== oak ==
==> flow/design.v <==
module mux32
  (
   input [4:0] sel_i,
   input [31:0] data_i,
   output data_o
   );
   genvar i;
   wire [1:0] data_mux16_w;
   wire       data_mux32_w;
   assign data_mux32_w = (sel_i[4]) ? data_mux16_w[1] : data_mux16_w[0];
   assign data_o = data_mux32_w;
generate
   for(i=0;i<2;i=i+1)
     begin : mux16
	mux16 mux16
	 (
	  .sel_i(sel_i[3:0]),
	  .data_i(data_i[(i*16+15)-:16]),
	  .data_o(data_mux16_w[i])
	  );
     end 
endgenerate  
endmodule
module mux16
  (
   input [3:0] 	sel_i,
   input [15:0] data_i,
   output 	data_o
   );
   genvar 	i;
   wire [3:0] 	data_mux4_w;
   wire [1:0] 	data_mux8_w;
   wire 	data_mux16_w;
   assign data_mux8_w[0] = (sel_i[2]) ? data_mux4_w[1] : data_mux4_w[0];
   assign data_mux8_w[1] = (sel_i[2]) ? data_mux4_w[3] : data_mux4_w[2];
   assign data_mux16_w = (sel_i[3]) ? data_mux8_w[1] : data_mux8_w[0];
generate
   for(i=0;i<4;i=i+1)
     begin : mux4
	mux4 mux4
	 (
	  .sel_i(sel_i[1:0]),
	  .data_i(data_i[(i*4+3)-:4]),
	  .data_o(data_mux4_w[i])
	  );
     end 
endgenerate
   assign data_o = data_mux16_w;
endmodule
module mux4
  (
   input [1:0] sel_i,
   input [3:0] data_i,
   output data_o
   );
   reg 	  data_v;
   always @(*)
     case(sel_i)
       2'b00 : data_v = data_i[0];
       2'b01 : data_v = data_i[1];
       2'b10 : data_v = data_i[2];
       2'b11 : data_v = data_i[3];
     endcase
   assign data_o = data_v;
endmodule
module registers_32x32
  (
   input       clk_i,
   input       reset_ni,
   input       write_enable_i,
   input [4:0] register_addr_a_i,
   input [4:0] register_addr_b_i,
   input [4:0] register_write_i,
   input [31:0] write_data_i,
   output [31:0] read_data_a_o,
   output [31:0] read_data_b_o
   );
   integer 	 i;
   wire [4:0] 	 enable_data_w;
   reg 		 enable_register_v [1:31];
   reg [31:0] 	 register [1:31];
   assign enable_data_w = register_write_i & {5{write_enable_i}};
   always @(*)
     begin
	for(i=1;i<32;i=i+1)
	  begin
	     enable_register_v[i] = 1'b0;
	  end
	for(i=1;i<32;i=i+1)
	  begin
	     if (enable_data_w == i) enable_register_v[i] = 1'b1;
	  end 
     end 
   always @(posedge clk_i or negedge reset_ni)
     begin
	if (!reset_ni)
	  for(i=1;i<32;i=i+1)
	    begin
	       register[i] <= 32'b0;
	    end
	else
	  for(i=1;i<32;i=i+1)
	    begin
	       if (enable_register_v[i])
		 begin
		    register[i] <= write_data_i;
		 end
	    end 
     end 
   wire [31:0] decoded_read_a_data_w;
   wire [31:0] decoded_read_b_data_w;
   genvar      j;
generate
   for(j=0;j<32;j=j+1)
     begin : multiplexer
	mux32 mux32_a
	 (
	  .sel_i(register_addr_a_i),
	  .data_i({register[31][j],
		   register[30][j],
		   register[29][j],
		   register[28][j],
		   register[27][j],
		   register[26][j],
		   register[25][j],
		   register[24][j],
		   register[23][j],
		   register[22][j],
		   register[21][j],
		   register[20][j],
		   register[19][j],
		   register[18][j],
		   register[17][j],
		   register[16][j],
		   register[15][j],
		   register[14][j],
		   register[13][j],
		   register[12][j],
		   register[11][j],
		   register[10][j],
		   register[9][j],
		   register[8][j],
		   register[7][j],
		   register[6][j],
		   register[5][j],
		   register[4][j],
		   register[3][j],
		   register[2][j],
		   register[1][j],
		   1'b0}),
	  .data_o(decoded_read_a_data_w[j])
	  );
	mux32 mux32_b
	 (
	  .sel_i(register_addr_b_i),
	  .data_i({register[31][j],
		   register[30][j],
		   register[29][j],
		   register[28][j],
		   register[27][j],
		   register[26][j],
		   register[25][j],
		   register[24][j],
		   register[23][j],
		   register[22][j],
		   register[21][j],
		   register[20][j],
		   register[19][j],
		   register[18][j],
		   register[17][j],
		   register[16][j],
		   register[15][j],
		   register[14][j],
		   register[13][j],
		   register[12][j],
		   register[11][j],
		   register[10][j],
		   register[9][j],
		   register[8][j],
		   register[7][j],
		   register[6][j],
		   register[5][j],
		   register[4][j],
		   register[3][j],
		   register[2][j],
		   register[1][j],
		   1'b0}),
	  .data_o(decoded_read_b_data_w[j])
	  );
     end 
endgenerate 
   assign read_data_a_o = decoded_read_a_data_w;
   assign read_data_b_o = decoded_read_b_data_w;
endmodule 
clock: 3.19 ns
lec_check: 0
abc_area: 0
cap_margin: 35
core_margin: 2
core_utilization: 72
cts_cluster_diameter: 339
max_routing_layer: met4
place_density: 0.64
slew_margin: 20
run.sh (not shown) runs the stock make flow with config.mk's settings and CLKGATE_MAP_FILE=.
oak finished all stages; however, its layout fails the closing checks, the failures being negative setup slack.
The inputs of birch differ from those of oak as listed below.
Settings: ABC_AREA: 0 -> unset; MAX_ROUTING_LAYER: met4 -> unset; CAP_MARGIN: 35 -> 20; CTS_CLUSTER_DIAMETER: 339 -> unset; PLACE_DENSITY: 0.64 -> unset; CORE_UTILIZATION: 72 -> 40; the clock period (ns, I/O delays scaled along): 3.19 -> 5.74.
### Flow results
birch finished every stage and its layout cleared the timing, design-rule and antenna checks.
From oak to birch the numbers moved as follows: cell area decreased about 7%, flip-flop and latch share of the layout cell area increased 2.7 points, post-cts repair resize count decreased 337, total number of nets in the final design decreased 386.
Relative to oak, initial core utilization has decreased by 32 points in birch.
birch vs. oak: synthesis-to-layout area growth went down by 8.1 points.
Compared with oak, birch shows a highest net fanout along the worst path that is 6 higher.

lane 1:
RTL: the design.v shown in full above, as it stands there.
clock: 6.0 ns
lec_check: 0
cap_margin: 20
core_margin: 2
core_utilization: 40
slew_margin: 20
## Diff of input files: lane 2 against lane 1
Settings: putting GPL_TIMING_DRIVEN at 0 where nothing was set; putting CELL_PAD_IN_SITES_GLOBAL_PLACEMENT at 2 where nothing was set; putting SETUP_SLACK_MARGIN at 0.95 where nothing was set; swapping 40 for 38 in CORE_UTILIZATION; putting PLACE_DENSITY at 0.56 where nothing was set; swapping 6.0 for 5.92 in the clock period (ns, I/O delays scaled along).
The higher final area came out of lane 2.
Relative to lane 1, endpoint arrival time on the critical path decreased by 0.68 ns in lane 2.
Where global-route wire length before repair is concerned, lane 1 is better than lane 2.
Against lane 1, static leakage in lane 2 came out worse.
For the worst hold slack after final layout, lane 2 came in 0.24 ns lower than lane 1 did.
What lane 2 reported for number of cells after detailed placement has to be multiplied by 0.931 to get the figure for lane 1.
From lane 2 to lane 1, count of cell instances traversed by the critical path did not move at all.
Final worst slack: lane 2 > lane 1
In lane 2, the required time of the critical path came out 0.06 ns below the value in lane 1.

== run A ==
Starts from the design.v that is shown in full above.
make LEC_CHECK=0 ABC_AREA=1 CAP_MARGIN=20 CORE_MARGIN=2 CORE_UTILIZATION=63 SLEW_MARGIN=20 finish   # period 7.83 ns
Relative to run A, the following input files were edited for run B:
Settings: putting CTS_CLUSTER_DIAMETER at 39 where nothing was set; putting SETUP_SLACK_MARGIN at 0.04 where nothing was set; swapping 63 for 72 in CORE_UTILIZATION; swapping 20 for 35 in CAP_MARGIN; putting PLACE_DENSITY at 0.64 where nothing was set; clearing ABC_AREA, which used to be 1; swapping 7.83 for 3.19 in the clock period (ns, I/O delays scaled along).
==> comparison <==
Slowest library cell on the worst path: sky130_fd_sc_hd__nor2_4 -> run A, sky130_fd_sc_hd__nor4_2 -> run B. Run B vs. run A: via count of the first global-routing pass went down by 7,074. Across run A and run B, a clean result was obtained everywhere but in run B. Run B finished all stages; layout check result: FAIL, due to setup timing. Die size: run B is under run A. Comparing part of the total power dissipated in the clock network for run A and run B, the bigger number came from run B. The clock power in run B is 3.3 times that in run A. Of run A and run B, run A shows the lower net switching power figure, with run B above it. On total number of nets in the final design: between run A and run B, it ends up higher for run A. Compared with run A, the router placed fewer vias in run B. Run B vs run A on hold slack: run B is the lower one. Diff run A -> run B: wire length higher; met2 routing resource usage after global routing higher.
Input changes introduced in run C (baseline for comparison: run B):
Settings: PLACE_DENSITY no longer set, was 0.64; SETUP_SLACK_MARGIN no longer set, was 0.04; CTS_CLUSTER_DIAMETER no longer set, was 39; CAP_MARGIN now 20, was 35; CORE_UTILIZATION now 12, was 72; the clock period (ns, I/O delays scaled along) now 7.83, was 3.19.
## What came out
Delta (run C minus run B): post-CTS setup buffer count shows a reduction of 53; detailed-routed wire length on met2 shows a reduction of about 4%; data required time of the critical path shows an increase of 3.71 ns.
sky130_fd_sc_hd__nor4_2 as the critical path's slowest cell was reported by run B, and sky130_fd_sc_hd__nor4_1 by run C.
Run C | status: complete | timing, DRC, antenna: pass
Total power in run C is about 65% lower than in run B
Power is estimated from default activity; no workload was simulated.
